File: flow/constraint.sdc
create_clock -name core_clock -period 7.51 [get_ports {clk}]
set_input_delay 1.5020 -clock core_clock [delete_from_list [all_inputs] [get_ports {clk}]]
set_output_delay 1.5020 -clock core_clock [all_outputs]
set_load 0.01 [all_outputs]
File: flow/config.mk
export PLATFORM = sky130hd
export DESIGN_NAME = ws2812_top
export DESIGN_NICKNAME = ws2812_top
export VERILOG_FILES = /design/flow/design.v
export SDC_FILE = /design/flow/constraint.sdc
export NUM_CORES = 4
export LEC_CHECK = 0
export CAP_MARGIN = 20
export CORE_MARGIN = 2
export CORE_UTILIZATION = 72
export CTS_CLUSTER_DIAMETER = 374
export CTS_CLUSTER_SIZE = 10
export MAX_ROUTING_LAYER = met4
export PLACE_DENSITY = 0.6
export SETUP_SLACK_MARGIN = 2.24
export SLEW_MARGIN = 20
File: flow/design.v
module bit_fifo #(parameter DEPTH = 768) (
	input clk,
	input reset,
	input din,
	input wr_en,
	input rd_en,
	output reg q,
	output empty,
	output full
);
	localparam AW = $clog2(DEPTH);
	localparam CW = $clog2(DEPTH+1);
	reg mem [0:DEPTH-1];
	reg [AW-1:0] wr_ptr;
	reg [AW-1:0] rd_ptr;
	reg [CW-1:0] count;
	wire do_wr = wr_en & ~full;
	wire do_rd = rd_en & ~empty;
	assign empty = (count == 0);
	assign full = (count == DEPTH);
	always @(posedge clk) begin
		if (do_wr)
			mem[wr_ptr] <= din;
	end
	always @(posedge clk) begin
		if (reset) begin
			wr_ptr <= 0;
			rd_ptr <= 0;
			count <= 0;
			q <= 0;
		end else begin
			if (do_wr)
				wr_ptr <= (wr_ptr == DEPTH-1) ? {AW{1'b0}} : wr_ptr + 1'b1;
			if (do_rd) begin
				q <= mem[rd_ptr];
				rd_ptr <= (rd_ptr == DEPTH-1) ? {AW{1'b0}} : rd_ptr + 1'b1;
			end
			if (do_wr & ~do_rd)
				count <= count + 1'b1;
			else if (do_rd & ~do_wr)
				count <= count - 1'b1;
		end
	end
endmodule
module ledDriver(input clk, input reset, output reg led, input data, input lastBit, input start, output finish, output reg read);
	reg running;
	reg resCounting;
	reg[4:0] count;
	always @(posedge clk) begin
		if (reset || ~running) begin
			count<=0;
		end else begin
			if (count!=24) begin
				count <= count + 1;
			end else begin
			 count <=0;
			end
		end
	end
  reg firstbit;
	always @(posedge clk) begin
	  if (reset) begin
	    running <= 0;
	    firstbit <= 1;	   
		read <= 0;
		resCounting <= 0;
	  end else begin
	    if (~running & start) begin
	      running <= 1;
	      firstbit <= 1;
	    end else if (running) begin
	      firstbit<=0;
	      if (lastBit && count==24) begin
	        running <= 0;
	        resCounting <= 1;	 
			read <= 0;
	      end else if (count==0 && ~firstbit) begin
			read <= 1;
	      end else read <= 0;
	    end else if (resCounting && finish) begin
	      resCounting <= 0;
	    end
	  end
	end
	always @(posedge clk) begin
		if (reset || ~running) begin
			led <= 0;
		end else begin
			if (count==0) begin
				led <= 1;
			end else if ( (count==8 && ~data) || (count==16 && data)) begin
				led<=0;
			end
		end
	end
	reg [10:0] resCounter;
	always @(posedge clk) begin
	  if (reset || ~resCounting) begin
	    resCounter<=0;
	  end else begin
	    resCounter <= resCounter+1;
	  end
	end
	assign finish = resCounter==11'h7FF;
endmodule
module ws2812_top(input clk, input reset, input spi_valid, input spi_data, output led);
	parameter NUM_LEDS = 32;
	localparam NUM_BITS = NUM_LEDS*24;
	reg switch;
	wire q1,q2;
	reg[12:0] writeCount;
	wire read;	
	wire write ;		   	   
	wire empty1, empty2;
	reg justSwitched;
	bit_fifo #(.DEPTH(NUM_BITS)) fifo1(
		.clk(clk),
		.reset(reset),
		.din(spi_data),
		.wr_en(spi_valid & ~switch & write),
		.rd_en(read & switch),
		.q(q1),
		.empty(empty1),
		.full()
	);	   
	bit_fifo #(.DEPTH(NUM_BITS)) fifo2(
		.clk(clk),
		.reset(reset),
		.din(spi_data),
		.wr_en(spi_valid & switch & write),
		.rd_en(read & ~switch),
		.q(q2),
		.empty(empty2),
		.full()
	);		  
	wire readData;
	assign readData = switch ? q1 : q2;
	wire empty;
	assign empty = switch ? empty1 : empty2;
	wire ledFinished;  
	wire readDriver;
	assign read = readDriver | justSwitched;
	ledDriver ledDriver_inst(
		.clk(clk),
		.reset(reset),
		.led(led),
		.data(readData),   
		.lastBit(empty),
		.start(justSwitched),
		.finish(ledFinished),
		.read(readDriver)				  
	);
	reg ledRealFinished;
	reg firstRun;
	always @(posedge clk) begin
		if (reset) begin
			firstRun <= 1;		 
			ledRealFinished <= 1;
		end else begin
			if (justSwitched) begin
				firstRun <= 0;				
			end
			if (ledFinished)
				ledRealFinished <= 1;
			else if (justSwitched)
				ledRealFinished <= 0;
		end
	end
	reg spiFinished;
	reg seenSwitch;
	assign write = ~spiFinished | (seenSwitch!=switch);	
	wire spiRealFinished;
	assign spiRealFinished = spiFinished & (seenSwitch==switch);
	always @(posedge clk) begin
		if (reset) begin 
			writeCount <= 0;
			spiFinished <= 0;
			seenSwitch <= 0;
		end else if (spi_valid) begin
			if (writeCount==NUM_BITS-1) begin   
				if (seenSwitch!=switch) begin
					writeCount <= 1;  
					spiFinished <= 0;
				end else begin
					spiFinished <= 1;
				end
			end else begin
				writeCount <= writeCount + 1;
				spiFinished <= 0;		 
				seenSwitch <= switch;
			end
		end
	end			 
	always @(posedge clk) begin
		if (reset) begin
			switch <= 0;			  
			justSwitched <= 0;
		end else begin	
			if ((firstRun | ledRealFinished) & spiRealFinished) begin
				switch <= ~switch;
				justSwitched <= 1;
			end else
				justSwitched <= 0;
		end
	end	
endmodule
File: flow/run.sh
#!/bin/bash
# the make line also repeats each setting of config.mk as NAME=value (left out here)
make -C /OpenROAD-flow-scripts/flow DESIGN_CONFIG=/design/flow/config.mk WORK_HOME=/design/flow/orfs CLKGATE_MAP_FILE= finish
==> run notes, run 1 <==
The implementation run finished. Actual slew at the worst max-slew pin landed at 1.128 ns. Counting the fill cells in the layout gives 5702. Total negative slack for setup checks landed at 0 ns. According to the timing report, the arrival time at the worst endpoint equals 5.50 ns. For the finished layout, the period the worst path requires is 4.798 ns. Once layout is complete, the utilization of the core stands at 0.7858. Of the total power, the share spent switching nets is 0.1969. The post-synth register bit count is 1638. The end-of-flow timing check tallies setup violations at 0. Yosys stat cell total landed at 5181. The sequential power reported by the tool is 0.0100 W. Final layout net count landed at 5078. The area taken by multi-input combinational cells is reported as 21230 um^2. Along the critical path, the tally of buffer and inverter instances is 3.

Die area landed at 101800 um^2. Sequential cell area in the final layout landed at 48190 um^2. Global-route wire length before repair landed at 262600 um. Hold repair after CTS inserted 0 buffers.

Per the synth stats, the proportion of register bits with asynchronous set or reset is 0. Counting instances, the worst hold path has a depth of 1. TritonCTS built the clock tree. In the post-synthesis netlist, the biggest area contributors are edfxtp_1 65%, mux4_2 11%, nor2_1 8.8%, dfxtp_1 2.9%, mux2i_1 2.1%.

Setup repair after global routing left no endpoint under its margin. Proportion of synthesized area in mux cells landed at 0.1333. Per the GRT congestion report, total overflow comes to 0.

STA classifies the critical path endpoint as a flip-flop. Worst hold margin landed at 0.4473 ns. In this run the most critical hold path is launched from ledDriver_inst.resCounter[0]$_SDFF_PP0_. Across all register-to-register paths, the minimum setup slack is 2.82 ns.

Weighted congestion at the end of routability-driven global placement landed at 0.8700. Counting stages on the worst path, the most repeated cell is o21ai_0. Final max-slew violation count landed at 0. Port buffering added 4 buffers. Distinct cell type count of the synthesized netlist landed at 70. Across the VDD grid, the largest voltage drop is 0.2410 mV. The post-synth count of flops with an enable pin is 1536. After routing the design area is 77340 um^2. The flow ran to the end and the layout has no timing, DRC or antenna violations. STA puts the critical path data required time at 8.21 ns. Sequential area share after synthesis landed at 0.6741.

Mean number of vias per cell landed at 6.816. Of all nets on the critical path, the largest fanout is 9. Number of top-level pins landed at 5. Total global routing track utilization landed at 0.3629. The clock net in this run drives a total of 1638 sinks.

Violation count after the first detailed-route iteration landed at 7072. Mean cell area of the mapped netlist landed at 13.79 um^2. The worst register-to-register path ends at fifo2.count[8]$_SDFFE_PP0P_. Timing would allow up to 0.2084 GHz. STA lists the startpoint of the worst register-to-register path as fifo2.count[4]$_SDFFE_PP0P_. The share of total power dissipated in combinational logic is 0.014. The timing report lists the critical path depth as 16 cells. Combinational power for this build is 0.000246 W.

Count of warnings emitted by yosys landed at 3. Tally of max-capacitance violations landed at 0. Clock tree synthesis selected as its root buffer the cell clkbuf_16. Post-detailed-placement cell area landed at 72250 um^2. The report lists the number of standard-cell rows as 115.

The synthesized design spends more area on one cell type than any other, namely edfxtp_1. Of the total power, registers draw 0.555. No sink is reached through more buffers than the 3 on the longest clock path. The stat command in Yosys gives a chip area of 71450 um^2. In this run the standard cell core region covers 98420 um^2. H-tree depth landed at 4. Ranked by power, first place goes to sequential cells. In this run, the synthesized area fraction spent on xor and xnor cells is recorded as 0.006741. Clock network power landed at 0.00777 W. Cell area after synthesis landed at 71450 um^2. The timing report shows that the slowest cell on the worst path is clkdlybuf4s50_1. The worst setup path is launched from an input pin. Routed length per instance landed at 27.63 um. In this design, the largest share of critical-path delay is due to AND-OR/OR-AND gates. The worst setup path is of the in -> reg kind. For reference, the critical path is launched at spi_valid. Die span in y landed at 319.0 um. The synthesis run shows the most used standard cells to be 1679 x nor2_1, 1536 x edfxtp_1, 355 x clkbuf_1.

Of the total power, the clock network draws 0.431. The initial utilization of the core area, before any placement, comes to 0.7260. The tightest min-delay check is of the reg -> reg type. The cell-mix breakdown from Yosys lists the adder-cell area share as 0.006164.

Count of endpoints failing hold in the final timing report landed at 0. Number of DRC violations after detailed routing landed at 0. Net switching power figure landed at 0.003548 W.

Biggest cell delay along the critical path landed at 0.63 ns. Worst-case headroom to the max-slew limit landed at 0.2465. The internal portion of the total power is 0.01447 W.

Nets still carrying antenna violations after routing amount to 0. Post-synthesis share of cell area spent on and, or, nand and nor gates landed at 0.1187. Compared with the post-synthesis result, the final layout area differs by 8.235%. The pre-antenna-repair detailed-routing pass consisted of 6 iterations. The via count of the first global-routing pass is 42203.

The most common cell in the synthesized netlist is nor2_1. The number of warnings reported in the stage logs is 52. Share of the clock period used by the worst path landed at 0.6389. Per the synthesis report, the AND-OR/OR-AND share of the synthesized area is 0.03082. The path with the worst hold slack has its endpoint at ledDriver_inst.resCounter[0]$_SDFF_PP0_.

Detailed routing inserted a total of 43676 vias. The cell sequence reported for the critical path is clkdlybuf4s50_1 -> o21ai_1 -> nor2_1 -> buf_4 -> ha_1 -> inv_1 -> ha_1 -> nor2b_1 -> o21ai_0 -> a21boi_0 -> o21ai_0 -> a21boi_0 -> o21a_1 -> o21ai_0 -> or3b_2 -> a21oi_1. Per the synth stats, the flop cell with the highest instance count is edfxtp_1. The clock reaches the later pin of the worst-skew pair after 0.79 ns. The final timing report lists clock skew as 0.02644 ns.

Total power per unit cell area landed at 233.0 nW/um^2. The worst register-to-register path has a depth of 18. The initial antenna violation count is 2. Area fraction of the dominant cell type after synthesis landed at 0.6455. Clock-pin slew of the registers on the worst-case setup and hold paths landed at 0.06 ns.

Leakage power summed over all cells landed at 22.63 nW. Number of buffers inserted during clock tree synthesis landed at 181. By area, the combinational part of the netlist is dominated by multiplexers. According to the timing report, the critical path is captured at fifo2.count[8]$_SDFFE_PP0P_.

Pin count of the biggest net entering global routing landed at 287. Once detailed placement completed, the half-perimeter wirelength came to 96060 um. Total length of routed wires landed at 177000 um. Instance tally after logic synthesis landed at 5181. The design draws 0.01802 W. The number of nets handed over by synthesis was 5219. The die is 319.0 um wide.
## repair_timing
action | in CTS | in global routing
setup buffers | 0 | 1
resized | 0 | 2
hold endpoints to repair | 0 | 0
setup endpoints to repair | 0 | 2
## stage by stage
| stage | cells | worst slack [ns] |
|---|---|---|
| 3_5_place_dp | 6140 | 1.613 |
| 6_report | 6408 | 2.712 |
| 4_1_cts | 6403 | 2.433 |
| 2_1_floorplan | 5181 | 2.726 |
| 5_1_grt | 6408 | 2.282 |
| 3_3_place_gp | 6136 | 1.619 |
## layout make-up
class                      instances  area share
inverter                          37    0.001796
sequential                      1638      0.6231
antenna                            1  0.00003236
clock buffer                     251     0.06279
clock inverter                    12    0.001569
multi-input combinational       3051      0.2745
tap                             1287     0.02082
timing repair buffer             131     0.01547
## routing by layer
layer / share of wire / global-route usage / wire (um)
met5: 0 / - / 0
met4: 0.031 / 0.1149 / 5481
met3: 0.14 / 0.09151 / 23960
met2: 0.46 / 0.5226 / 80970
met1: 0.38 / 0.5210 / 66640
==> inputs of run 2 (changes only) <==
CAP_MARGIN = 40   (was 20)
CTS_CLUSTER_DIAMETER = not set   (was 374)
CTS_CLUSTER_SIZE = 72   (was 10)
GPL_ROUTABILITY_DRIVEN = 1   (was not set)
HOLD_SLACK_MARGIN = 0.13   (was not set)
MAX_ROUTING_LAYER = not set   (was met4)
PLACE_DENSITY = not set   (was 0.6)
PLACE_DENSITY_LB_ADDON = 0.0   (was not set)
SETUP_SLACK_MARGIN = 2.15   (was 2.24)
==> run 2 against run 1 <==
Net effect: clock skew hardly changed; still clean; global-route usage fell by 1.1 points; count of clock-buffer cells in the layout shrank 22; total power increased by 0.14%; hold slack improved by 0.0089 ns; critical path depth shrank 1; worst setup slack got worse by 0.052 ns; sequential cell count unchanged; largest cell class unchanged; final cell count grew 1.0%; sequential share of layout area shrank 0.61 points; utilization up 0.78 points.
==> run notes, run 2 <==
The implementation run finished. Number of cell instances on the worst register-to-register path landed at 17. The final report lists the setup-violating endpoint count as 0. Routed length per instance landed at 27.24 um. For this configuration, the core starts out at a cell density of 0.7260. Relative area change from synthesis to final layout landed at 9.310%.

Number of DRC violations after detailed routing landed at 0. For this run, the slowest stage of the critical path takes 0.61 ns. Via count of the first global-routing pass landed at 43055. Number of cells on the worst hold path landed at 1. Looking at the clock tree report, the maximum root-to-sink buffer count equals 3. Pin count of the biggest net entering global routing landed at 284. The final timing summary puts the cycle share of the worst path at 0.6459. Among all cell types in the netlist, the one instantiated most often is nor2_1.

The biggest area contributor in the post-synthesis netlist is edfxtp_1. Cell-internal power landed at 0.01451 W. STA lists the startpoint of the worst hold path as ledDriver_inst.resCounter[0]$_SDFF_PP0_. Number of top-level pins landed at 5.

Yosys mapped the design onto 70 distinct sky130hd cell types. For reference, the critical path is launched at spi_valid. The first global-routing pass estimated 263000 um of wire. Synthesis inferred 1638 register bits. Final max-slew violation count landed at 0. Total negative slack for setup checks landed at 0 ns.

Total power normalized to cell area comes to 231.0 nW/um^2. The script reports the combined buffer and inverter count of the critical path as 2. Clock period minus final worst setup slack landed at 4.850 ns.

The type recorded for the worst min-delay path is reg -> reg. Initial antenna violation count landed at 2. In the synthesis report, Yosys lists the chip area as 71450 um^2.

Sorting the synthesized cells by area gives the leading types as edfxtp_1 65%, mux4_2 11%, nor2_1 8.8%, dfxtp_1 2.9%, mux2i_1 2.1%. The routed layout has 44094 vias. Counting every sink on the clock net gives 1638. Setup repair after global routing left no endpoint under its margin. The pre-antenna-repair detailed-routing pass consisted of 6 iterations. For this run, the total global-route usage over all layers was measured as 0.3515. Per the synthesis report, the simple-gate share of the synthesized area is 0.1187. Yosys stat cell total landed at 5181. By startpoint and endpoint, the worst setup path is classified as in -> reg. Summed over all nets, the switching power comes to 0.003532 W. Per the synth stats, the flop cell with the highest instance count is edfxtp_1.

Endpoints failing hold in the final report were tallied at 0. Horizontal die dimension landed at 319.0 um. The dominant power group in this design is sequential cells. Number of filler cells placed in the layout landed at 5577.

Per the synthesis report, the XOR/XNOR share of the synthesized area is 0.006741. The finished design was reported to have a net count of 5091. The critical path's slowest stage uses the library cell clkdlybuf4s50_1. TritonCTS built the clock tree.

The clock H-tree reported by CTS has 4 levels. Actual slew at the worst max-slew pin landed at 1.215 ns. Switching share of power landed at 0.1957. The capture point of the critical path was reported as fifo1.count[8]$_SDFFE_PP0P_.

In this run, the synthesized area fraction spent on AND-OR/OR-AND gates is recorded as 0.03082. Peak fanout along the critical path landed at 9. The kind of cell with the highest combined delay along the critical path is AND-OR/OR-AND gates.

Power in combinational cells landed at 0.000243 W. Peak clock frequency supported by timing landed at 0.2062 GHz. Summed over all layers, the global routing overflow is 0. Counting flops with a built-in enable in the synthesized netlist gives 1536. STA classifies the critical path endpoint as a flip-flop.

The flow ran to the end and the layout has no timing, DRC or antenna violations. STA puts the critical path data arrival time at 5.54 ns. Per the OpenROAD power report, leakage power amounts to 23.07 nW.

The core region is 98420 um^2. For this block, the initial DRC count from the detailed router was 7010. Remaining number of nets flagged by the antenna check after routing landed at 0. Tally of buffers added on design ports landed at 4.

Mean number of vias per cell landed at 6.812. For reference, the top logic cell family by area is multiplexers. Total length of routed wires landed at 176300 um.

Per the synthesis report, the adder-cell share of the synthesized area is 0.006164. The number of clock buffers added by TritonCTS is 159. Clock-pin slew of the registers on the worst-case setup and hold paths landed at 0.06 ns. Relative contribution of combinational cells to total power landed at 0.013.

Number of nets at floorplan landed at 5219. Proportion of synthesized area in mux cells landed at 0.1333. The report counts max-capacitance violations totalling 0. The capture point of the worst register-to-register path is recorded as fifo1.count[8]$_SDFFE_PP0P_.

At the end of routability-driven placement, the weighted congestion stood at 0.8779. The cell sitting at the root of the clock tree is a clkbuf_16. Post-synthesis async set-or-reset flop share landed at 0.

Minimum setup slack among reg-to-reg paths landed at 2.87 ns. For reference, the post-synthesis area per instance comes to 13.79 um^2. Looking at the VDD voltage map, the peak drop is 0.2526 mV. The initialized floorplan defines 115 standard-cell rows. Traced cell by cell, the critical path runs through clkdlybuf4s50_1 -> o21ai_0 -> nor3_4 -> ha_1 -> inv_1 -> ha_1 -> nor2b_1 -> o21ai_0 -> a21boi_0 -> o21ai_0 -> a21boi_0 -> o21a_1 -> o21ai_0 -> or3b_2 -> a21oi_1. The synthesis report lists the Yosys warning total as 3. Cell depth of the worst setup path landed at 15.

The endpoint of the worst hold path is reported as ledDriver_inst.resCounter[0]$_SDFF_PP0_. The most numerous cell type found on the critical path is o21ai_0. The worst register-to-register path begins at fifo1.count[0]$_SDFFE_PP0P_.

Warning total across the stage logs landed at 46. Proportion of power drawn by flip-flops and latches landed at 0.554. Die span in y landed at 319.0 um. Clock network power landed at 0.00781 W. The power report lists the sequential group at 0.0100 W. Cell area after synthesis landed at 71450 um^2. Hold timing on the final database bottoms out at a slack of 0.4562 ns. Area fraction of the dominant cell type after synthesis landed at 0.6455. The worst setup path is launched from an input pin.

The share of total power dissipated in the clock network is 0.433. After synthesis, the most frequently instantiated cells are 1679 x nor2_1, 1536 x edfxtp_1, 355 x clkbuf_1. The worst-case max-slew headroom was logged as 0.1899. The clock reaches the later pin of the worst-skew pair after 0.77 ns. Total half-perimeter wirelength after legalization and detailed placement landed at 100500 um.

Antenna diode count landed at 0. Data on the critical path is required at its endpoint by 8.20 ns. Instance tally after logic synthesis landed at 5181. Per Yosys stat, the portion of area used by sequential elements is 0.6741.

Die area landed at 101800 um^2. Across the routed clock network, the largest skew measured is 0.02653 ns.
==> run 2: layout make-up <==
cell class	instances	area, um^2	area share
clock buffers	229	4627	0.05924
inverters	37	138.9	0.001778
well taps	1287	1610	0.02062
clock inverters	65	461.7	0.005911
flip-flops and latches	1638	48190	0.6169
repair buffers	166	1876	0.02401
multi-input cells	3051	21210	0.2715
==> run 2: repair_timing <==
item | CTS | global route
buffers inserted | 0 | 2
hold buffers | 0 | 0
setup endpoints to repair | 0 | 2
gates resized | 0 | 2
==> run 2: metrics by stage <==
stage          area, um^2  std cells  power (W)  utilization  worst slack [ns]
2_1_floorplan       71450       5181    0.01028            -             2.726
6_report            78110       6473    0.01805       0.7936             2.660
3_5_place_dp        72940       6172    0.01042       0.7411             1.562
4_1_cts             78030       6466    0.01807       0.7928             2.360
5_1_grt             78110       6473    0.01845       0.7936             2.323
3_3_place_gp        72180       6136    0.01042       0.7334             1.602
==> run 2: routing by layer <==
| layer | vias to the layer above | wire [um] | track usage | part of all wire |
|---|---|---|---|---|
| met5 | - | 13 | 0 | 0.000074 |
| met4 | 2 | 5236 | 0.1104 | 0.030 |
| met3 | 398 | 24290 | 0.07862 | 0.14 |
| met2 | 2818 | 81040 | 0.5305 | 0.46 |
| met1 | 22297 | 65720 | 0.5241 | 0.37 |
| li1 | 18579 | - | - | - |
==> inputs of run 3 (changes only) <==
ABC_AREA = 1   (was not set)
CAP_MARGIN = 20   (was 40)
CORE_UTILIZATION = 68   (was 72)
CTS_CLUSTER_SIZE = not set   (was 72)
GPL_ROUTABILITY_DRIVEN = 0   (was 1)
HOLD_SLACK_MARGIN = 0.29   (was 0.13)
PLACE_DENSITY = 0.6   (was not set)
PLACE_DENSITY_LB_ADDON = not set   (was 0.0)
SETUP_SLACK_MARGIN = not set   (was 2.15)
clock period = 16.4 ns   (was 7.51 ns; I/O delays follow)
==> run 3 against run 2 <==
Net effect: clock power fell by 54%; sequential share of layout area fell by 2.0 points; worst setup slack improved by 7.1 ns; total power fell by 53%; sequential power fell by 54%; utilization fell by 5.6 points; design area rose by 3.3%; critical path depth rose by 1; wire length rose by 11%; final cell count rose by 43%; first-iteration DRC count fell by 3.5%; clock skew fell by 0.0039 ns; critical endpoint is now fifo2.count[7]$_SDFFE_PP0P_.
==> run notes, run 3 <==
The implementation run finished. Clock-pin slew of the registers on the worst-case setup and hold paths landed at 0.06 ns. The flow ran to the end and the layout has no timing, DRC or antenna violations. Tally of buffers added on design ports landed at 4. On the critical path the largest part of the delay comes from buffers and inverters. Looking at the group totals, the largest power group turns out to be sequential cells. The via count of the first global-routing pass is 52783.

TritonCTS built the clock tree. For this run, the total global-route usage over all layers was measured as 0.3489. The clock tree has to reach 1638 sinks. For this run, the detailed router reports a per-instance via density of 6.019.

Final layout net count landed at 7680. In this run, post-CTS repair resized a total of 0 instances. The detailed router put a total of 72320 um of wire on met1. At the worst endpoint, the arrival time is 7.32 ns. The floorplan has 121 rows.

The synthesis report lists the most area-consuming cells as edfxtp_1 61%, nor2_1 11%, nand2_1 7.4%, nand3_1 4.7%, o21ai_0 3.1%. Per report_power, the Sequential row totals 0.00459 W. Of the post-synthesis cell area, the part taken by muxes is 0.0002662. 5 I/O pins were placed. The launch point of the worst min-delay path is recorded as ledDriver_inst.running$_SDFF_PP0_. Total negative slack for setup checks landed at 0 ns.

After synthesis, the mean cell area works out to 9.481 um^2. Traced cell by cell, the critical path runs through clkdlybuf4s50_1 -> nand3_1 -> inv_1 -> nand2_1 -> inv_2 -> ha_1 -> inv_1 -> ha_1 -> a21o_1 -> a31oi_1 -> o21ai_0 -> a21oi_1 -> o21ai_0 -> xor2_1 -> o21ai_0 -> inv_1. For this run, the slowest stage of the critical path takes 0.66 ns. Post-synthesis share of cell area spent on and, or, nand and nor gates landed at 0.2460. The share of synthesized area in the top cell type comes to 0.6133. Yosys mapped a number of flops with a built-in enable equal to 1536.

Dividing the final minimum period by the clock period gives 0.4053. The die is 336.6 um tall. The end-of-flow timing check tallies setup violations at 0. The share of the Yosys chip area taken by registers is 0.6405.

The critical path is of the in -> reg type. The global route stage reports its total congestion overflow as 0. The most critical setup path has its startpoint at spi_valid. Largest voltage drop on the vdd net landed at 0.1161 mV. Global-route wire length before repair landed at 300000 um.

Cell-internal power landed at 0.006711 W. Warnings raised by the tools during the run amount to 68. In this run the remaining antenna-violating nets after routing total 0. Per the timing report, the most critical flop-to-flop path originates at fifo2.rd_ptr[0]$_SDFFE_PP0P_. Routed length on met3 landed at 15910 um. For this run the detailed placement stage logged an HPWL of 106000 um. The flow measured a signed area growth from synthesis to layout of 7.264%. Number of filler cells placed in the layout landed at 7926.

Setup repair after global routing left no endpoint under its margin. In the post-synthesis netlist, the cell with the most instances is nor2_1. Counting the buffers created by CTS gives 167. Floorplan core density landed at 0.6880. In the log, the iteration count for the first detailed-route pass is 6.

For the final database, setup skew stands at 0.02259 ns. The synthesized design spends more area on one cell type than any other, namely edfxtp_1. Of the total power, combinational logic draws 0.036. Horizontal die dimension landed at 336.6 um.

Hold analysis lists the worst path endpoint as ledDriver_inst.firstbit$_SDFFE_PP1P_. After synthesis, the most frequently instantiated cells are 2298 x nor2_1, 1536 x edfxtp_1, 1481 x nand2_1. Clock network latency to the later pin of the worst-skew pair landed at 0.78 ns.

The setup check on the worst reg-to-reg path leaves a slack of 11.74 ns. Power in combinational cells landed at 0.000308 W. For the pin with the worst max-slew slack, the measured transition is 1.185 ns. Total length of routed wires landed at 196500 um. Summed over the clock group, the power is 0.00361 W. The most used flip-flop cell after synthesis is edfxtp_1. Combined area of the multi-input logic cells landed at 23000 um^2. Routed length per instance landed at 21.24 um.

The worst setup path is captured at a flip-flop. Required time of the critical path landed at 17.07 ns. The slew check shows that the tightest pin keeps a relative margin of 0.2102.

In this run the worst path has a maximum fanout of 11. Leakage power summed over all cells landed at 27.66 nW. Per the repair_timing log after CTS, setup buffers inserted total 0. H-tree depth landed at 4. Proportion of power drawn by flip-flops and latches landed at 0.539. The share of total power dissipated in the clock network is 0.425. Area fraction in full adders, half adders and majority gates landed at 0.005857.

Total core area landed at 109300 um^2. The net count after synthesis is 7970. Count of warnings emitted by yosys landed at 3. Clock tree synthesis selected as its root buffer the cell clkbuf_16.

After clock tree synthesis, the flow added hold-fix buffers numbering 0. The type recorded for the worst min-delay path is reg -> reg. The worst setup path is launched from an input pin. The synthesis report gives the async set-or-reset register share as 0. Peak clock frequency supported by timing landed at 0.1504 GHz. Tally of max-capacitance violations landed at 0. Signal nets in the final route climb as high as met5. Post-detailed-placement cell area landed at 75490 um^2.

The capture point of the critical path was reported as fifo2.count[7]$_SDFFE_PP0P_. Number of cells on the worst hold path landed at 1. Of the combinational cells, the family taking the most area is simple AND/OR/NAND/NOR gates. Cell area after synthesis landed at 75200 um^2. For the worst flop-to-flop path, the logic depth is 15.

The synthesized design contains 1638 register bits. The tightest hold path in the finished design has a slack of 0.4468 ns. Net switching power figure landed at 0.001800 W. Violation count after the first detailed-route iteration landed at 6766.

The critical path's slowest stage uses the library cell clkdlybuf4s50_1. Summing over every cut layer, the via total after detailed routing is 55678. Final non-filler cell total landed at 9251. Initial antenna violation count landed at 3. The final timing report derives a shortest allowable period of 6.647 ns. Area share of xor/xnor cells in the synthesized design landed at 0.002895. Switching share of power landed at 0.2115. The DRC violation total left in the routed layout is recorded as 0. The capture point of the worst register-to-register path is recorded as fifo2.q$_SDFFE_PP0P_.

After synthesis, the chip area reported by Yosys is 75200 um^2. Final non-filler cell area landed at 80660 um^2. Final max-slew violation count landed at 0. Total power per unit cell area landed at 105.5 nW/um^2. Sum of met2 wire segment lengths after detailed routing landed at 97240 um. The number of cells reported by Yosys stat comes to 7932. Distinct cell type count of the synthesized netlist landed at 58.

Counting tap cells, the placed design contains a total of 8948 instances. The cell-mix breakdown from Yosys lists the compound-gate area share as 0.05053. Instance tally after logic synthesis landed at 7932. Pin count of the biggest net entering global routing landed at 277.

Count of endpoints failing hold in the final timing report landed at 0. The timing report lists the critical path depth as 16 cells. The floorplan step defined a die boundary enclosing 113300 um^2. Per the layout area report, the register area comes to 48190 um^2. Number of buffers on the longest clock path landed at 3. The script reports the combined buffer and inverter count of the critical path as 5.
-- run 3: through the flow --
| stage | utilization | total power [W] | setup WS (ns) |
|---|---|---|---|
| CTS | 0.7376 | 0.008522 | 9.840 |
| floorplan | - | 0.004864 | 10.80 |
| global route | 0.7379 | 0.008714 | 9.540 |
| finish | 0.7380 | 0.008511 | 9.753 |
| global placement | 0.6907 | 0.004972 | 9.065 |
| detailed placement | 0.6907 | 0.004979 | 9.031 |
-- run 3: cell type report --
cell class / instances / area share
antenna: 1 / 0.00003102
sequential: 1638 / 0.5974
timing repair buffer: 155 / 0.01542
multi-input combinational: 5355 / 0.2851
clock buffer: 217 / 0.05634
inverter: 325 / 0.01556
tap: 1476 / 0.02289
clock inverter: 84 / 0.007290
-- run 3: per-layer routing --
metal | vias up | global-route usage
li1 | 25736 | -
met1 | 26802 | 0.4363
met2 | 2626 | 0.5983
met3 | 512 | 0.04400
met4 | 2 | 0.1848
met5 | - | 0
==> inputs of run 4 (changes only) <==
ABC_AREA = not set   (was 1)
CAP_MARGIN = 10   (was 20)
CELL_PAD_IN_SITES_GLOBAL_PLACEMENT = 1   (was not set)
CORE_ASPECT_RATIO = 0.85   (was not set)
CORE_UTILIZATION = 70   (was 68)
GPL_ROUTABILITY_DRIVEN = not set   (was 0)
HOLD_SLACK_MARGIN = 0.25   (was 0.29)
MIN_ROUTING_LAYER = met1   (was not set)
PLACE_DENSITY = 0.68   (was 0.6)
SETUP_SLACK_MARGIN = -0.61   (was not set)
SLEW_MARGIN = 25   (was 20)
TNS_END_PERCENT = 65   (was not set)
clock period = 13.4 ns   (was 16.4 ns; I/O delays follow)
==> run 4 against run 3 <==
Net effect: still clean on timing, DRC and antenna; area after synthesis shrank 5.0%; non-clock buffer count shrank 35; via count shrank 22%; count of clock-buffer cells in the layout shrank 15; hold slack lost 0.0011 ns; sequential power grew 22%; combinational power shrank 56%; final cell count shrank 30%; first-iteration DRC count grew 3.7%; utilization grew 2.1 points; sequential cell count is the same; design area shrank 4.3%; largest cell class unchanged.
==> run notes, run 4 <==
The implementation run finished. The flow ran to the end and the layout has no timing, DRC or antenna violations. Final max-slew violation count landed at 0. Count of endpoints failing hold in the final timing report landed at 0. Per STA, the highest per-stage delay on the worst path measures 0.59 ns. Weighted congestion at the end of routability-driven global placement landed at 0.8692.

Power in combinational cells landed at 0.000136 W. STA classifies the critical path startpoint as an input pin. Buffers inserted to repair hold after CTS numbered 0. Looking at area per cell type in the netlist, the leader is edfxtp_1. Tally of max-capacitance violations landed at 0. The clock passes through at most 3 buffers. Cell area after synthesis landed at 71450 um^2. Power attributed to sequential cells is 0.00560 W. Ranked by power, first place goes to sequential cells. Across all stage logs, warnings added up to 56. According to the floorplan report, the total die area is 104700 um^2. Total power per unit cell area landed at 130.0 nW/um^2.

Looking at the hold checks, the worst path lands on firstRun$_SDFFE_PP1P_. The finished layout reports a core utilization of 0.7593. Sorting the synthesized cells by area gives the leading types as edfxtp_1 65%, mux4_2 11%, nor2_1 8.8%, dfxtp_1 2.9%, mux2i_1 2.1%. The critical path is of the in -> reg type.

Number of filler cells placed in the layout landed at 6280. The synthesized netlist contains 70 unique library cells. The final antenna diode tally reported by the flow is 0. The report shows a maximum critical-path fanout of 10. In the final routed layout, each cell accounts on average for 26.91 um.

In the floorplan report the effective utilization is 0.7032. Per the synthesis report, the simple-gate share of the synthesized area is 0.1187. Yosys stat cell total landed at 5181. The via count of the first global-routing pass is 41544. Leaving out buffers and inverters, the combinational logic in the layout accounts for 21240 um^2. The share of total power dissipated in the clock network is 0.428. Number of cells on the worst hold path landed at 1.

For the worst flop-to-flop path, the logic depth is 11. The script parses the final routing iteration and logs DRC violations as 0. The launch point of the worst min-delay path is recorded as firstRun$_SDFFE_PP1P_.

Relative area change from synthesis to final layout landed at 7.988%. According to the I/O placement log, the pin count is 5. According to the finish report, the design has a final net count of 5042. Sequential area share after synthesis landed at 0.6741. Final setup violation count landed at 0. Counting every instance in the synthesized netlist gives 5181. The global routing report lists combined usage of all routing layers as 0.3396. When the netlist entered floorplanning its net count stood at 5219.

Row generation in the floorplan step produced 108 rows. By instance count, the leading cell after synthesis is nor2_1. Setup repair after global routing left no endpoint under its margin.

Required time of the critical path landed at 14.09 ns. Global routing finished with a remaining overflow of 0. In this run the critical path is formed by clkdlybuf4s50_1 -> o21ai_0 -> nor3_2 -> ha_1 -> inv_1 -> ha_1 -> nor2b_1 -> o21ai_0 -> a21boi_0 -> o21ai_0 -> a21boi_0 -> o21a_1 -> o21ai_0 -> or3b_2 -> a21oi_1.

The worst VDD IR drop from the latest analysis is 0.1292 mV. Mean cell area of the mapped netlist landed at 13.79 um^2. Clock tree synthesis selected as its root buffer the cell clkbuf_16. Count of instances resized after the clock tree is built landed at 0.

The capture point of the worst register-to-register path is recorded as fifo1.q$_SDFFE_PP0P_. Tally of buffers added on design ports landed at 4. After synthesis, the share of cell area in mux cells is 0.1333. Counting the warning lines in the Yosys log gives 3. In the post-route report, total wirelength is listed as 174700 um. STA classifies the critical path endpoint as a flip-flop. In this run, placement finished with an instance count of 6221. The final timing report derives a shortest allowable period of 6.220 ns. TritonCTS built the clock tree. The routed layout has 43337 vias. Cell internal power was estimated by the tool at 0.008070 W. According to the timing report, the critical path is launched from spi_valid. Iteration count of the initial detailed-routing pass landed at 6. Peak clock frequency supported by timing landed at 0.1608 GHz. After detailed routing, the number of vias per cell comes to 6.674. The setup check on the worst reg-to-reg path leaves a slack of 8.32 ns. Summed over all failing endpoints, the final setup total negative slack is 0 ns. The switching component of the power was reported as 0.001965 W. Among the non-sequential cells, multiplexers take the most area. Clock-pin slew of the registers on the worst-case setup and hold paths landed at 0.06 ns. Buffering stage count on the worst path with inverters included landed at 2.

From left edge to right edge, the die measures 350.5 um. The share of total power dissipated in sequential elements is 0.558. Area fraction of the dominant cell type after synthesis landed at 0.6455. According to the CTS report, the clock sink count is 1638.

Cell depth of the worst setup path landed at 15. The timing report shows the most common cell along the critical path to be o21ai_0. Leakage power summed over all cells landed at 22.52 nW. Number of synthesized register bits landed at 1638. Buffers added to address setup during post-CTS repair amount to 0. Final non-filler cell total landed at 6493. Relative contribution of combinational cells to total power landed at 0.014. H-tree depth landed at 4. Measured along the y axis, the die boundary spans 298.6 um. Registers take 48190 um^2. Number of buffers inserted during clock tree synthesis landed at 156. In the final run the clock tree shows a worst skew of 0.02324 ns. Data on the critical path arrives at its endpoint at 6.91 ns. Yosys reports a chip area of 71450 um^2. Initial antenna violation count landed at 4. The violation tally recorded at the end of detailed-routing iteration 0 is 7016.

Post-synthesis async set-or-reset flop share landed at 0. Fraction of the mapped netlist area in compound gates landed at 0.03082. In this run the worst hold path is classified as reg -> reg. The critical path ends at fifo1.count[8]$_SDFFE_PP0P_. The region available for standard cell placement spans 101600 um^2. Checking max transition, the worst relative margin is 0.1674. In the synthesized netlist, the cells that appear most often are 1679 x nor2_1, 1536 x edfxtp_1, 355 x clkbuf_1.

In this run, the synthesized area fraction spent on adder and majority cells is recorded as 0.006164. Per the synthesis report, the XOR/XNOR share of the synthesized area is 0.006741. On the critical path the largest part of the delay comes from AND-OR/OR-AND gates. Looking at the max-slew report, the worst-margin pin has a slew of 1.249 ns.

Pin count of the biggest net entering global routing landed at 269. Looking at the reg2reg group, the worst path starts from fifo1.rd_ptr[0]$_SDFFE_PP0P_. Share of the clock period used by the worst path landed at 0.4642. Nets still carrying antenna violations after routing amount to 0. Switching share of power landed at 0.1958.

According to the dpl log, the detail-placed design has an HPWL of 99840 um. Looking at the cell usage after synthesis, the top flip-flop cell is edfxtp_1. Clock network power for this build is 0.00430 W. As reported, the later end of the worst-skew pair has a clock insertion delay of 0.77 ns. Global-route wire length before repair landed at 260600 um. The synthesized design contains 1536 enable-type register cells.

The slowest stage of the critical path is the clkdlybuf4s50_1 cell.
-- run 4: metrics by stage --
stage                     worst slack, ns  hold slack, ns  power (W)  area, um^2
after floorplan                     7.438          0.4175   0.005760       71450
after global placement              6.399          0.4292   0.005842       72170
after detailed placement            6.390          0.4356   0.005844       72250
after CTS                           7.178          0.4496    0.01006       77130
after global routing                6.669          0.4535    0.01027       77160
final                               7.180          0.4457    0.01003       77160
-- run 4: area by class of cell --
cell class                 count  share of cell area
sequential                  1638              0.6245
timing repair buffer         120             0.01287
clock buffer                 202             0.05474
tap                         1375             0.02230
clock inverter                70            0.008529
inverter                      37            0.001800
multi-input combinational   3051              0.2753
-- run 4: layer usage --
metal | global-route usage | vias to the layer above | share of wire
met5 | 0 | - | 0.000086
met4 | 0.09074 | 2 | 0.024
met3 | 0.07737 | 321 | 0.13
met2 | 0.4886 | 2548 | 0.44
met1 | 0.5345 | 21987 | 0.40
li1 | - | 18479 | -
==> inputs of run 5 (changes only) <==
CAP_MARGIN = 20   (was 10)
CELL_PAD_IN_SITES_GLOBAL_PLACEMENT = not set   (was 1)
CORE_ASPECT_RATIO = not set   (was 0.85)
CORE_UTILIZATION = 56   (was 70)
CTS_CLUSTER_SIZE = 50   (was not set)
GPL_ROUTABILITY_DRIVEN = 1   (was not set)
HOLD_SLACK_MARGIN = not set   (was 0.25)
MIN_ROUTING_LAYER = not set   (was met1)
PLACE_DENSITY = not set   (was 0.68)
PLACE_DENSITY_LB_ADDON = 0.01   (was not set)
SETUP_SLACK_MARGIN = 3.04   (was -0.61)
SLEW_MARGIN = 20   (was 25)
TNS_END_PERCENT = 5   (was 65)
clock period = 11.3 ns   (was 13.4 ns; I/O delays follow)
==> run 5 against run 4 <==
Net effect: still clean; synthesized cell count unchanged; critical path depth unchanged; worst setup slack worse by 1.9 ns; global-route usage down 5.6 points; design area up 1.2%; largest cell class unchanged; highest routed layer unchanged.
==> run notes, run 5 <==
The implementation run finished. Cell depth of the worst setup path landed at 15. Mean cell area of the mapped netlist landed at 13.79 um^2. Total global routing track utilization landed at 0.2837.

Number of nets at floorplan landed at 5219. Clock-pin slew of the registers on the worst-case setup and hold paths landed at 0.06 ns. Final max-slew violation count landed at 0. Pin count of the biggest net entering global routing landed at 315. Via count of the first global-routing pass landed at 41287. Among the stages of the critical path, the cell type that occurs most often is o21ai_0. Required time of the critical path landed at 12.00 ns. Worst-case headroom to the max-slew limit landed at 0.1849. The worst path in the final design needs a cycle of 6.054 ns, including I/O delays and setup. The launch point of the worst register-to-register path is recorded as switch$_SDFFE_PP0P_. Yosys stat cell total landed at 5181.

The share of total power dissipated in the clock network is 0.441. Once synthesis finished, the tally of register bits stood at 1638. Per the layout report, the design carries 9865 filler cells. Final setup violation count landed at 0. H-tree depth landed at 4.

Tally of max-capacitance violations landed at 0. The final timing summary puts the cycle share of the worst path at 0.5357. The core region is 127000 um^2. Hold analysis lists the worst path endpoint as ledDriver_inst.resCounter[0]$_SDFF_PP0_. On met3, the global router reports a usage of 0.06308.

Mean number of vias per cell landed at 6.253. The flow ran to the end and the layout has no timing, DRC or antenna violations. Proportion of synthesized area in mux cells landed at 0.1333. The most critical min-delay path falls under reg -> reg.

The detailed router placed 42793 vias in this run. The logs give a warning total of 51. On the critical path, the stage with the largest delay is an instance of nor3_2. Of the combinational cells, the family taking the most area is multiplexers. The synthesis report lists the most area-consuming cells as edfxtp_1 65%, mux4_2 11%, nor2_1 8.8%, dfxtp_1 2.9%, mux2i_1 2.1%. STA classifies the critical path endpoint as a flip-flop. Total half-perimeter wirelength after legalization and detailed placement landed at 100400 um.

The first global-routing pass estimated 270300 um of wire. The post-CTS hold buffer count recorded in the log is 0. The initial antenna violation count was 6. The congestion estimate from routability-driven global placement came to 0.8294.

Setup repair after global routing left no endpoint under its margin. Broken down by cell family, the worst path's largest delay share belongs to AND-OR/OR-AND gates. met1 track demand over resource after global routing is 0.4323. Iteration count of the initial detailed-routing pass landed at 6.

At the placement stage, the worst setup path has a slack of 4.371 ns. By count the netlist is led by 1679 x nor2_1, 1536 x edfxtp_1, 355 x clkbuf_1. Once placement completed, the tool counted placed cells totaling 6532. Of all power groups, the one with the highest power is sequential cells. Sequential area share after synthesis landed at 0.6741.

In the routed design, unresolved DRC markers number 0. The power report lists the sequential group at 0.00664 W. Biggest cell delay along the critical path landed at 0.67 ns. Total length of routed wires landed at 183400 um. Instance tally after logic synthesis landed at 5181. Worst hold margin landed at 0.4453 ns. For this run, the post-layout net count is 5082. The power report puts the leakage power at 22.81 nW.

Peak clock frequency supported by timing landed at 0.1652 GHz. The number of clock buffers added by TritonCTS is 171. Looking at the clock tree report, the maximum root-to-sink buffer count equals 3. In the final layout, the multi-input gates occupy 21180 um^2. Post-synthesis share of cell area spent on and, or, nand and nor gates landed at 0.1187. Across the VDD grid, the largest voltage drop is 0.1583 mV. Cell area after synthesis landed at 71450 um^2. Die span in y landed at 361.2 um. Detailed-route iteration 0 reported a violation count of 5659. The most frequently used library cell after synthesis is nor2_1.

At the later pin of the worst-skew pair, clock insertion delay measures 0.79 ns. Clock tree synthesis found a total of 1638 sinks. Looking at area per cell type in the netlist, the leader is edfxtp_1. Final worst slack landed at 5.246 ns. Count of instances resized after the clock tree is built landed at 0. Actual slew at the worst max-slew pin landed at 1.223 ns.

Antenna diode count landed at 0. Die area landed at 130500 um^2. In the power breakdown, the internal column shows 0.009732 W. Fraction of the mapped netlist area in compound gates landed at 0.03082. The area fraction of the largest cell type after synthesis is 0.6455.

For the worst reg-to-reg path, the endpoint reported by OpenROAD is fifo1.count[8]$_SDFFE_PP0P_. TritonCTS built the clock tree. Total power per unit cell area landed at 156.0 nW/um^2. Global routing finished with a remaining overflow of 0. Clock skew landed at 0.02076 ns.

Met2 demand-to-capacity share in global routing landed at 0.4173. The global routing stage identified its most utilized layer as met1. The worst setup path is launched from an input pin. The worst setup path is of the in -> reg kind. Floorplan row count landed at 131. Total negative slack for setup checks landed at 0 ns. The share of total power dissipated in sequential elements is 0.546. The final report lists a non-filler cell total of 6844. The post-synth count of flops with an enable pin is 1536. In the hold timing report, the worst path depth is 1. Floorplan core density landed at 0.5625. The power report lists the combinational group at 0.000164 W.

Number of top-level pins landed at 5. Number of buffers added for setup after CTS landed at 0. At the worst endpoint, the arrival time is 6.75 ns.

The cell-mix breakdown from Yosys lists the adder-cell area share as 0.006164. In this run the most critical hold path is launched from ledDriver_inst.resCounter[0]$_SDFF_PP0_. Summed over the clock group, the power is 0.00537 W. Post-synthesis async set-or-reset flop share landed at 0. Walking the worst path, the cells encountered are clkdlybuf4s50_1 -> o21ai_0 -> nor3_2 -> ha_1 -> inv_1 -> ha_1 -> nor2b_1 -> o21ai_0 -> a21boi_0 -> o21ai_0 -> a21boi_0 -> o21a_1 -> o21ai_0 -> or3b_2 -> a21oi_1. Tally of buffers added on design ports landed at 4. Peak fanout along the critical path landed at 10. According to the timing report, the critical path is launched from spi_valid. Minimum setup slack among reg-to-reg paths landed at 6.50 ns. In this run, distinct cell masters in the synthesized netlist total 70. The routed design shows a wire length per standard cell of 26.80 um. Horizontal die dimension landed at 361.2 um.

The root buffer cell chosen for the clock tree is clkbuf_16. Count of warnings emitted by yosys landed at 3. Net switching power figure landed at 0.002447 W.

Per the post-route antenna check, the number of violating nets is 0. Of the total power, combinational logic draws 0.013. Number of cell instances on the worst register-to-register path landed at 15. Area share of xor/xnor cells in the synthesized design landed at 0.006741. In the final report, the number of hold violations comes to 0. Switching power as a fraction of the total was reported as 0.2009. Overall power landed at 0.01218 W.

Together, buffers and inverters on the worst path number 2. According to the Yosys statistics, the synthesized design has a chip area of 71450 um^2. The layout report lists the combined flip-flop and latch area as 48190 um^2. Relative area change from synthesis to final layout landed at 9.280%. The critical path ends at fifo1.count[8]$_SDFFE_PP0P_.

The synthesis report names the predominant flop master as edfxtp_1.
==> run 5: area by class of cell <==
| cell class | instances | area share |
|---|---|---|
| Multi-Input combinational cell | 3051 | 0.2712 |
| Clock inverter | 88 | 0.008428 |
| Timing Repair Buffer | 145 | 0.01590 |
| Clock buffer | 223 | 0.05892 |
| Inverter | 37 | 0.001779 |
| Tap cell | 1662 | 0.02663 |
| Sequential cell | 1638 | 0.6171 |
==> run 5: metrics by stage <==
| step | util | instance area [um^2] |
|---|---|---|
| floorplan | - | 71450 |
| global placement | 0.5725 | 72720 |
| detailed placement | 0.5730 | 72790 |
| CTS | 0.6144 | 78050 |
| global route | 0.6147 | 78090 |
| finish | 0.6147 | 78090 |
==> run 5: per-layer routing <==
layer	up-vias	wire length, um	part of all wire
met4	2	3751	0.020
li1	18596	-	-
met3	247	18150	0.099
met1	22181	79370	0.43
met2	1767	82110	0.45
met5	-	13	0.000071
==> inputs of run 6 (changes only) <==
CORE_UTILIZATION = 72   (was 56)
CTS_CLUSTER_SIZE = not set   (was 50)
GPL_ROUTABILITY_DRIVEN = not set   (was 1)
PLACE_DENSITY = 0.6   (was not set)
PLACE_DENSITY_LB_ADDON = not set   (was 0.01)
SETUP_SLACK_MARGIN = not set   (was 3.04)
TNS_END_PERCENT = not set   (was 5)
clock period = 8.49 ns   (was 11.3 ns; I/O delays follow)
==> run 6 against run 5 <==
Net effect: utilization grew 17 points; non-clock buffer count shrank 23; clock power grew about 30%; combinational power grew 31%; area after synthesis is the same; critical path type unchanged; design area shrank 0.91%; count of clock-buffer cells in the layout shrank 15; via count grew 2.1%; critical path depth is the same.
==> run notes, run 6 <==
The implementation run finished. In this run the power spent charging and discharging nets is 0.003154 W. Ranked by power, first place goes to sequential cells. Via count of the first global-routing pass landed at 42695.

Summed over all nets, the half-perimeter wirelength after detailed placement is 96790 um. STA classifies the critical path startpoint as an input pin. Worst-case headroom to the max-slew limit landed at 0.2556. Total power per unit cell area landed at 207.1 nW/um^2. Number of top-level pins landed at 5. Per the detail_route report, DRC violations left total 0. Tally of max-capacitance violations landed at 0. The CTS report gives the tree buffer count as 160.

Per the synthesis report, the XOR/XNOR share of the synthesized area is 0.006741. Mean number of vias per cell landed at 6.795. Clock network power landed at 0.00697 W. Of the post-synthesis cell area, the part taken by muxes is 0.1333. Synthesis instantiated 70 different standard cells from the library. STA classifies the critical path endpoint as a flip-flop.

Vias after detailed routing landed at 43701. Once layout is complete, the utilization of the core stands at 0.7862. Relative contribution of combinational cells to total power landed at 0.013. For this run the top cell type by instance count after synthesis was nor2_1.

Per the detail_route report, routed wire per instance is 27.30 um. In the hold timing report, the worst path depth is 1. Setup repair after global routing left no endpoint under its margin. Data arrival time of the critical path landed at 6.30 ns.

Instance tally after logic synthesis landed at 5181. The path class of the tightest hold or removal check is reg -> reg. Post-synthesis, Yosys gives the total cell area as 71450 um^2.

Leakage power summed over all cells landed at 22.67 nW. After synthesis, the cell types taking the most area are edfxtp_1 65%, mux4_2 11%, nor2_1 8.8%, dfxtp_1 2.9%, mux2i_1 2.1%. Weighted congestion at the end of routability-driven global placement landed at 0.8857. The pre-antenna-repair detailed-routing pass consisted of 5 iterations.

The skew report gives the latency at the later pin of the worst-skew pair as 0.78 ns. Share of the clock period used by the worst path landed at 0.6612. The report shows a maximum critical-path fanout of 9. Tally of buffers added on design ports landed at 4. Setup slack closes at 2.876 ns. Entering global routing, the biggest net connects 258 pins. Counting along the longest clock path gives a buffer depth of 3.

Sequential-cell power consumption landed at 0.00884 W. Cell depth of the worst setup path landed at 15. Fraction of the mapped netlist area in compound gates landed at 0.03082. Looking at the clock tree report, the H-tree level count equals 4. In this run the most critical hold path is launched from ledDriver_inst.resCounter[0]$_SDFF_PP0_. Number of clock sinks landed at 1638. The run finished with no timing, DRC or antenna violations.

The final timing report lists a max-slew violation count of 0. Counting stages on the worst path, the most repeated cell is o21ai_0. Count of warnings emitted by yosys landed at 3. In this run, synthesis inferred 1536 flip-flops with an integrated enable. Peak clock frequency supported by timing landed at 0.1781 GHz. Compared with the post-synthesis result, the final layout area differs by 8.291%. Mean cell area of the mapped netlist landed at 13.79 um^2. Hold-check failures listed in the final report amount to 0. In the final report, the number of endpoints failing setup comes to 0. Number of synthesized register bits landed at 1638. The internal portion of the total power is 0.01287 W. Instance count after placement with tap cells included landed at 6134.

Clock skew landed at 0.02707 ns. Number of buffers added for setup after CTS landed at 0. Combinational cells consume a total of 0.000215 W. The launch point of the critical path was reported as spi_valid. At the pin with the least slew margin, the transition time is 1.113 ns.

Per the timing report, the most critical flop-to-flop path originates at switch$_SDFFE_PP0P_. Nets still carrying antenna violations after routing amount to 0. Post-synthesis async set-or-reset flop share landed at 0. Warning total across the stage logs landed at 57.

Die span in y landed at 319.0 um. The post-CTS hold buffer count recorded in the log is 0. Buffering stage count on the worst path with inverters included landed at 2. Floorplan core density landed at 0.7260. Broken down by cell family, the worst path's largest delay share belongs to AND-OR/OR-AND gates. IR analysis of the VDD net gives a maximum drop of 0.2271 mV.

The largest individual stage delay along the critical path comes from the cell nor2_1. Yosys reports that the most numerous cell types are 1679 x nor2_1, 1536 x edfxtp_1, 355 x clkbuf_1. Overall power landed at 0.01603 W. Of the total synthesized cell area, the portion taken by AND, OR, NAND and NOR gates is 0.1187. In this run the clock root is driven by a clkbuf_16. Switching share of power landed at 0.1968. Of all cell types, the one taking the most synthesized area is edfxtp_1. Die area landed at 101800 um^2.

Per the detailed-route log, wirelength across all metal layers totals 175600 um. The endpoint identified for the worst register-to-register timing path is fifo2.count[8]$_SDFFE_PP0P_. Total global routing track utilization landed at 0.3518. In this run the critical path is formed by clkdlybuf4s50_1 -> o21ai_0 -> nor2_1 -> ha_1 -> inv_1 -> ha_1 -> nor2b_1 -> o21ai_0 -> a21boi_0 -> o21ai_0 -> a21boi_0 -> o21a_1 -> o21ai_0 -> or3b_2 -> a21oi_1.

Following the worst setup path forward leads to its endpoint at fifo2.count[8]$_SDFFE_PP0P_. The worst setup path is of the in -> reg kind. TritonCTS built the clock tree.

The first global-routing pass estimated 263100 um of wire. The longest incremental delay of any stage on the critical path is reported as 0.87 ns. Adding up every negative setup slack in the final design gives 0 ns. Clock network power share landed at 0.435.

Initial antenna violation count landed at 0. Count of instances resized after the clock tree is built landed at 0. Final layout net count landed at 5048. The final timing report derives a shortest allowable period of 5.614 ns.

STA on the placed design reports a worst setup slack of 2.156 ns. Violation count after the first detailed-route iteration landed at 7017. Total congestion overflow landed at 0. Area fraction of the dominant cell type after synthesis landed at 0.6455. Horizontal die dimension landed at 319.0 um. For the worst flop-to-flop path, the logic depth is 15. Final non-filler cell total landed at 6431. Of the total power, registers draw 0.552. For this run, the leading register cell type out of synthesis is edfxtp_1. Floorplan row count landed at 115. Of the total synthesized cell area, the portion taken by full adders, half adders and majority gates is 0.006164. Minimum setup slack among reg-to-reg paths landed at 3.52 ns.

Looking at the worst setup and hold paths, the clock pins of their registers show a slew of 0.06 ns. The synthesis run identifies the leading combinational cell family as multiplexers. The synth_stat.txt file lists the number of cells as 5181.

Required time of the critical path landed at 9.18 ns. Cell area after synthesis landed at 71450 um^2. STA shows the worst min-delay path finishing at ledDriver_inst.resCounter[0]$_SDFF_PP0_. Number of nets at floorplan landed at 5219. The share of the Yosys chip area taken by registers is 0.6741. The region available for standard cell placement spans 98420 um^2.
## run 6: stage by stage
step	cell area [um^2]	hold slack [ns]
after CTS	77320	0.4642
after detailed placement	72210	0.4454
after floorplan	71450	0.4175
after global placement	72110	0.4303
final	77380	0.4557
after global routing	77380	0.4797
## run 6: layout make-up
class / count / area (um^2)
clock buffer: 208 / 4384
antenna: 1 / 2.502
sequential: 1638 / 48190
inverter: 37 / 138.9
fill: 5675 / 21040
multi-input combinational: 3051 / 21230
tap: 1287 / 1610
clock inverter: 87 / 723.2
timing repair buffer: 122 / 1100
## run 6: per-layer routing
metal | vias up | wire length (um) | GRT usage
met5 | - | 0 | 0
met4 | 0 | 5708 | 0.1128
met3 | 435 | 23750 | 0.07932
met2 | 2784 | 80770 | 0.5305
met1 | 21965 | 65350 | 0.5235
li1 | 18517 | - | -
==> inputs of run 7 (changes only) <==
ABC_AREA = 1   (was not set)
CORE_UTILIZATION = 65   (was 72)
HOLD_SLACK_MARGIN = 0.29   (was not set)
clock period = 14.8 ns   (was 8.49 ns; I/O delays follow)
==> run 7 against run 6 <==
Net effect: still clean on timing, DRC and antenna; critical path depth increased by 1; sequential share of layout area decreased by 2.6 points; worst setup slack improved by 6.0 ns; non-clock buffer count increased by 22; area after synthesis increased by 5.2%; count of clock-buffer cells in the layout increased by 18; global-route usage decreased by 2.4 points; combinational power increased by 57%; register-to-register slack improved by 7.0 ns; critical path type unchanged; largest cell class unchanged; highest routed layer is now met5.
==> run notes, run 7 <==
The implementation run finished. In this run, the synthesized area fraction spent on adder and majority cells is recorded as 0.005857. Relative to the synthesized area, the layout overhead comes to 7.387%. Post-synthesis share of cell area spent on and, or, nand and nor gates landed at 0.2460. Ranked by instance count, the synthesized netlist is headed by 2298 x nor2_1, 1536 x edfxtp_1, 1481 x nand2_1. The most used flip-flop cell after synthesis is edfxtp_1. Total length of routed wires landed at 195300 um. Measured against its own limit, the worst slew margin works out to 0.1743.

Sequential-cell power consumption landed at 0.00509 W. The synthesis stats list as the most numerous cell nor2_1. For this run, the slowest stage of the critical path takes 0.62 ns.

Of the post-synthesis cell area, the dominant cell type holds 0.6133. The report puts the cell count of the worst reg-to-reg path at 15. STA classifies the critical path startpoint as an input pin. For this run, the register share of the synthesized area comes to 0.6405.

The run finished with no timing, DRC or antenna violations. According to the I/O placement log, the pin count is 5. The critical path runs through a total of 16 cells. Total power normalized to cell area comes to 117.5 nW/um^2. The clock reaches the later pin of the worst-skew pair after 0.77 ns.

The largest part of the power goes to sequential cells. Buffering stage count on the worst path with inverters included landed at 5. For this run the aggregate overflow at the end of global routing stands at 0.

STA lists the maximum fanout along the critical path as 11. Per the placement report, the placed cell count is 8973. The detailed router put a total of 80150 um of wire on met1. Per the timing report, the most critical flop-to-flop path originates at fifo2.rd_ptr[0]$_SDFFE_PP0P_. Number of cells on the worst hold path landed at 1. Warnings raised by the tools during the run amount to 58. In this run, synthesis inferred 1536 flip-flops with an integrated enable. Routed length per instance landed at 21.03 um. Number of DRC violations after detailed routing landed at 0. Port buffering added 4 buffers. Area share of xor/xnor cells in the synthesized design landed at 0.002895. Looking at the VDD voltage map, the peak drop is 0.1201 mV. In the finished design, the share of the clock period the worst path needs comes to 0.4018.

Summing over every cut layer, the via total after detailed routing is 55577. The critical path is of the in -> reg type. Distinct cell type count of the synthesized netlist landed at 58. For reference, the top cells by area after synthesis are edfxtp_1 61%, nor2_1 11%, nand2_1 7.4%, nand3_1 4.7%, o21ai_0 3.1%. In the floorplan report the effective utilization is 0.6568.

Clock skew landed at 0.01927 ns. Fraction of the mapped netlist area in compound gates landed at 0.05053. Peak clock frequency supported by timing landed at 0.1681 GHz. The worst setup path is captured at a flip-flop. Global-route wire length before repair landed at 295300 um.

Power in combinational cells landed at 0.000337 W. For hold timing, the worst endpoint is ledDriver_inst.firstbit$_SDFFE_PP1P_. Number of buffers added for setup after CTS landed at 0.

Final non-filler cell total landed at 9287. The cell area that synthesis handed to floorplanning was 75200 um^2. Number of hold-repair buffers added at the cts stage landed at 0. In this run, CTS created clock tree buffers numbering 167.

Number of nets at floorplan landed at 7970. Power attributed to the clock group is 0.00406 W. Per the CTS log, the root buffer master is clkbuf_16. The initial antenna violation count came to 1. Final worst slack landed at 8.853 ns. Grouping stages by cell kind, the critical path spends the most delay in AND-OR/OR-AND gates. Of the post-synthesis cell area, the part taken by muxes is 0.0002662. The final max-slew violation count recorded for this run is 0.

Number of clock sinks landed at 1638. Power comes to 0.009488 W. In the final report, the number of hold violations comes to 0.

Per the STA report, the cell with the highest stage delay on the worst path is nand2_1. Switching share of power landed at 0.2124. The core region is 114500 um^2. Weighted congestion at the end of routability-driven global placement landed at 0.9111. The worst hold path begins at ledDriver_inst.running$_SDFF_PP0_. Total half-perimeter wirelength after legalization and detailed placement landed at 103300 um. OpenSTA lists the critical path startpoint as spi_valid. Traced cell by cell, the critical path runs through clkdlybuf4s50_1 -> nand3_1 -> inv_1 -> nand2_1 -> inv_2 -> ha_1 -> inv_1 -> ha_1 -> a21o_1 -> a31oi_1 -> o21ai_0 -> a21oi_1 -> o21ai_0 -> xor2_1 -> o21ai_0 -> inv_1. Yosys reported a register bit count of 1638. Net switching power figure landed at 0.002015 W. Yosys printed 3 warnings.

Final setup violation count landed at 0. TritonCTS built the clock tree. Data arrival time of the critical path landed at 6.60 ns. Tally of max-capacitance violations landed at 0. Relative contribution of combinational cells to total power landed at 0.036.

The die is 344.1 um wide. Setup repair after global routing left no endpoint under its margin. Violation count after the first detailed-route iteration landed at 6905. OpenSTA, run right after detailed placement, puts the worst setup slack at 8.103 ns. Sum of met2 wire segment lengths after detailed routing landed at 88330 um. Pin count of the biggest net entering global routing landed at 292. A synthesized cell averages 9.481 um^2. In this run the number of H-tree levels came out at 4.

Among the non-sequential cells, simple AND/OR/NAND/NOR gates take the most area. The via count of the first global-routing pass came to 51442. The final layout reports a setup TNS of 0 ns. The largest total area in the synthesized netlist belongs to edfxtp_1.

Yosys chip area landed at 75200 um^2. Iteration count of the initial detailed-routing pass landed at 7. The highest layer touched by signal routing is met5. Count of instances resized after the clock tree is built landed at 0. The type recorded for the worst min-delay path is reg -> reg. Across every metal layer, demand over resource in global routing totals 0.3280.

Following the worst setup path forward leads to its endpoint at fifo2.count[7]$_SDFFE_PP0P_. Yosys stat cell total landed at 7932. Die span in y landed at 344.1 um. Remaining number of nets flagged by the antenna check after routing landed at 0. The endpoint identified for the worst register-to-register timing path is fifo2.q$_SDFFE_PP0P_. The smallest clock period supported by the final layout is computed as 5.947 ns. Clock-pin slew of the registers on the worst-case setup and hold paths landed at 0.06 ns.

Required time of the critical path landed at 15.46 ns. Number of buffers on the longest clock path landed at 3. Mean number of vias per cell landed at 5.984.

Instance tally after logic synthesis landed at 7932. Of the total power, registers draw 0.536. Post-synthesis async set-or-reset flop share landed at 0.

Floorplan row count landed at 124. Per the detail_route log, met3 wirelength is 21590 um. Actual slew at the worst max-slew pin landed at 1.239 ns. Die area landed at 118400 um^2. Minimum setup slack among reg-to-reg paths landed at 10.52 ns. The power report attributes to the clock group a share of 0.428.

The power report puts the leakage power at 27.64 nW. The internal power of the cells totals 0.007472 W. Antenna diode count landed at 0. Final layout net count landed at 7669.
## run 7: metrics by stage
stage / cell area, um^2 / hold WS, ns / util
final: 80760 / 0.4544 / 0.7053
after global routing: 80760 / 0.4697 / 0.7053
after CTS: 80730 / 0.4564 / 0.7051
after detailed placement: 75510 / 0.4480 / 0.6595
after global placement: 75490 / 0.4260 / 0.6593
after floorplan: 75200 / 0.4175 / -
## run 7: layer usage
metal	GRT usage	vias up
met2	0.5025	2643
met1	0.4748	26834
met3	0.07033	363
li1	-	25735
met4	0.1022	2
met5	0	-
## run 7: area by class of cell
type	instances	area, um^2
sequential	1638	48190
clock inverter	87	670.6
clock buffer	226	4547
multi-input combinational	5355	23010
timing repair buffer	144	1194
tap	1512	1892
inverter	325	1255
fill	8932	33740
==> inputs of run 8 (changes only) <==
ABC_AREA = not set   (was 1)
CORE_UTILIZATION = 71   (was 65)
HOLD_SLACK_MARGIN = not set   (was 0.29)
clock period = 19.2 ns   (was 14.8 ns; I/O delays follow)
==> run 8 against run 7 <==
Net effect: final cell count shrank 31%; critical path depth shrank 1; via count shrank 22%; sequential cell count is the same; synthesized cell count shrank 35%; register-to-register slack gained 3.7 ns; largest power group unchanged; count of clock-buffer cells in the layout shrank 5; clock power shrank 26%; utilization grew 6.7 points; first-iteration DRC count shrank 1.6%; sequential share of layout area grew 2.7 points.
==> run notes, run 8 <==
The implementation run finished. The flow ran to the end and the layout has no timing, DRC or antenna violations. Looking at the reg2reg group, the worst path starts from switch$_SDFFE_PP0P_. Static timing analysis puts the maximum clock frequency at 0.1286 GHz. Proportion of power drawn by flip-flops and latches landed at 0.557.

Total congestion overflow landed at 0. The script computed a power per unit cell area of 90.83 nW/um^2. The number of hold buffers added after CTS was 0. CTS placed an instance of clkbuf_16 at the clock tree root. Post-CTS repair ended up resizing 0 cells. Antenna diode count landed at 0.

Final max-slew violation count landed at 0. For this block, the via count after detailed routing is 43572. The tree built by TritonCTS fans out to 1638 sinks. Among cell families on the critical path, the largest total delay comes from AND-OR/OR-AND gates.

TritonCTS built the clock tree. Of the total power, the share spent switching nets is 0.1973. Worst-case headroom to the max-slew limit landed at 0.2416. Number of buffers inserted during clock tree synthesis landed at 163. The script logs the ratio of routed vias to standard cells as 6.751. Yosys chip area landed at 71450 um^2. Among all stages on the critical path, the largest delay is contributed by nor2_1.

The most critical setup path has its endpoint at fifo2.count[8]$_SDFFE_PP0P_. The most critical hold endpoint after final layout shows a slack of 0.4546 ns. Minimum setup slack among reg-to-reg paths landed at 14.18 ns. The worst path needs 7.778 ns of the cycle, external delays included. Once detail routing completed, the nets flagged for antenna violations numbered 0.

Net switching power figure landed at 0.001385 W. Per STA, the startpoint of the critical path is spi_valid. Number of buffers on the longest clock path landed at 3. The power report attributes to the clock group a share of 0.429. STA lists the startpoint of the worst hold path as ledDriver_inst.resCounter[0]$_SDFF_PP0_. Number of cells on the worst hold path landed at 1. Note that the worst hold path type here is reg -> reg. Biggest cell delay along the critical path landed at 0.80 ns. Yosys reports the multiplexer fraction of the synthesized area as 0.1333. The horizontal die dimension reported for this design is 321.2 um. Measured in cells, the most critical reg-to-reg path has a length of 15. Across all stage logs, warnings added up to 56. Distinct cell type count of the synthesized netlist landed at 70.

Leakage power summed over all cells landed at 22.63 nW. Pin count of the biggest net entering global routing landed at 256. Violation count after the first detailed-route iteration landed at 6792.

For hold timing, the worst endpoint is ledDriver_inst.resCounter[0]$_SDFF_PP0_. Clock latency on the worst-skew pair, taken at its later pin, is 0.78 ns. The via count of the first global-routing pass came to 41988. Counting instances in the post-synthesis netlist gives the leading cell types as 1679 x nor2_1, 1536 x edfxtp_1, 355 x clkbuf_1.

Total core area landed at 100000 um^2. Total length of routed wires landed at 176300 um. Total global routing track utilization landed at 0.3478. After synthesis the cells add up to 71450 um^2. In this run the critical register-to-register path is captured at fifo2.count[8]$_SDFFE_PP0P_.

The HPWL after detailed placement is 97540 um. Setup repair after global routing left no endpoint under its margin. The largest part of the power goes to sequential cells.

Endpoints with negative setup slack in the final report add up to 0. Fraction of the mapped netlist area in compound gates landed at 0.03082. Mean cell area of the mapped netlist landed at 13.79 um^2.

The worst setup path is launched from an input pin. VDD sags by at most 0.09251 mV. Area fraction of the dominant cell type after synthesis landed at 0.6455.

Relative area change from synthesis to final layout landed at 8.128%. The post-synth count of flops with an enable pin is 1536. Number of synthesized register bits landed at 1638.

In the setup report, the worst path falls into the class in -> reg. The synthesized instance count is 5181. Number of nets at floorplan landed at 5219.

Number of DRC violations after detailed routing landed at 0. The net count of the finished layout is 5064. Per the final timing report, the hold violations number 0. Of all cell types, the one taking the most synthesized area is edfxtp_1. STA classifies the critical path endpoint as a flip-flop.
run 8: per-layer routing:
layer,part of all wire,vias to the layer above,global-route usage
met5,0.00013,-,0
met4,0.033,4,0.1180
met3,0.13,403,0.07468
met2,0.46,2673,0.5185
met1,0.38,21947,0.5215
li1,-,18545,-
run 8: layout make-up:
cell class	count	area [um^2]
multi-input cells	3051	21220
inverters	37	138.9
well taps	1298	1624
repair buffers	135	1127
clock buffers	221	4444
flip-flops and latches	1638	48190
clock inverters	74	520.5
fillers	5958	22740
run 8: metrics by stage:
stage               power, W  setup slack (ns)    util  instance area (um^2)  cells
floorplan           0.004020             12.08       -                 71450   5181
global placement    0.004076             10.86  0.7216                 72160   6154
detailed placement  0.004078             10.76  0.7224                 72240   6158
CTS                 0.007040             11.55  0.7721                 77210   6453
global route        0.007181             11.19  0.7726                 77260   6454
finish              0.007018             11.42  0.7726                 77260   6454
Power and IR drop assume default switching activity.
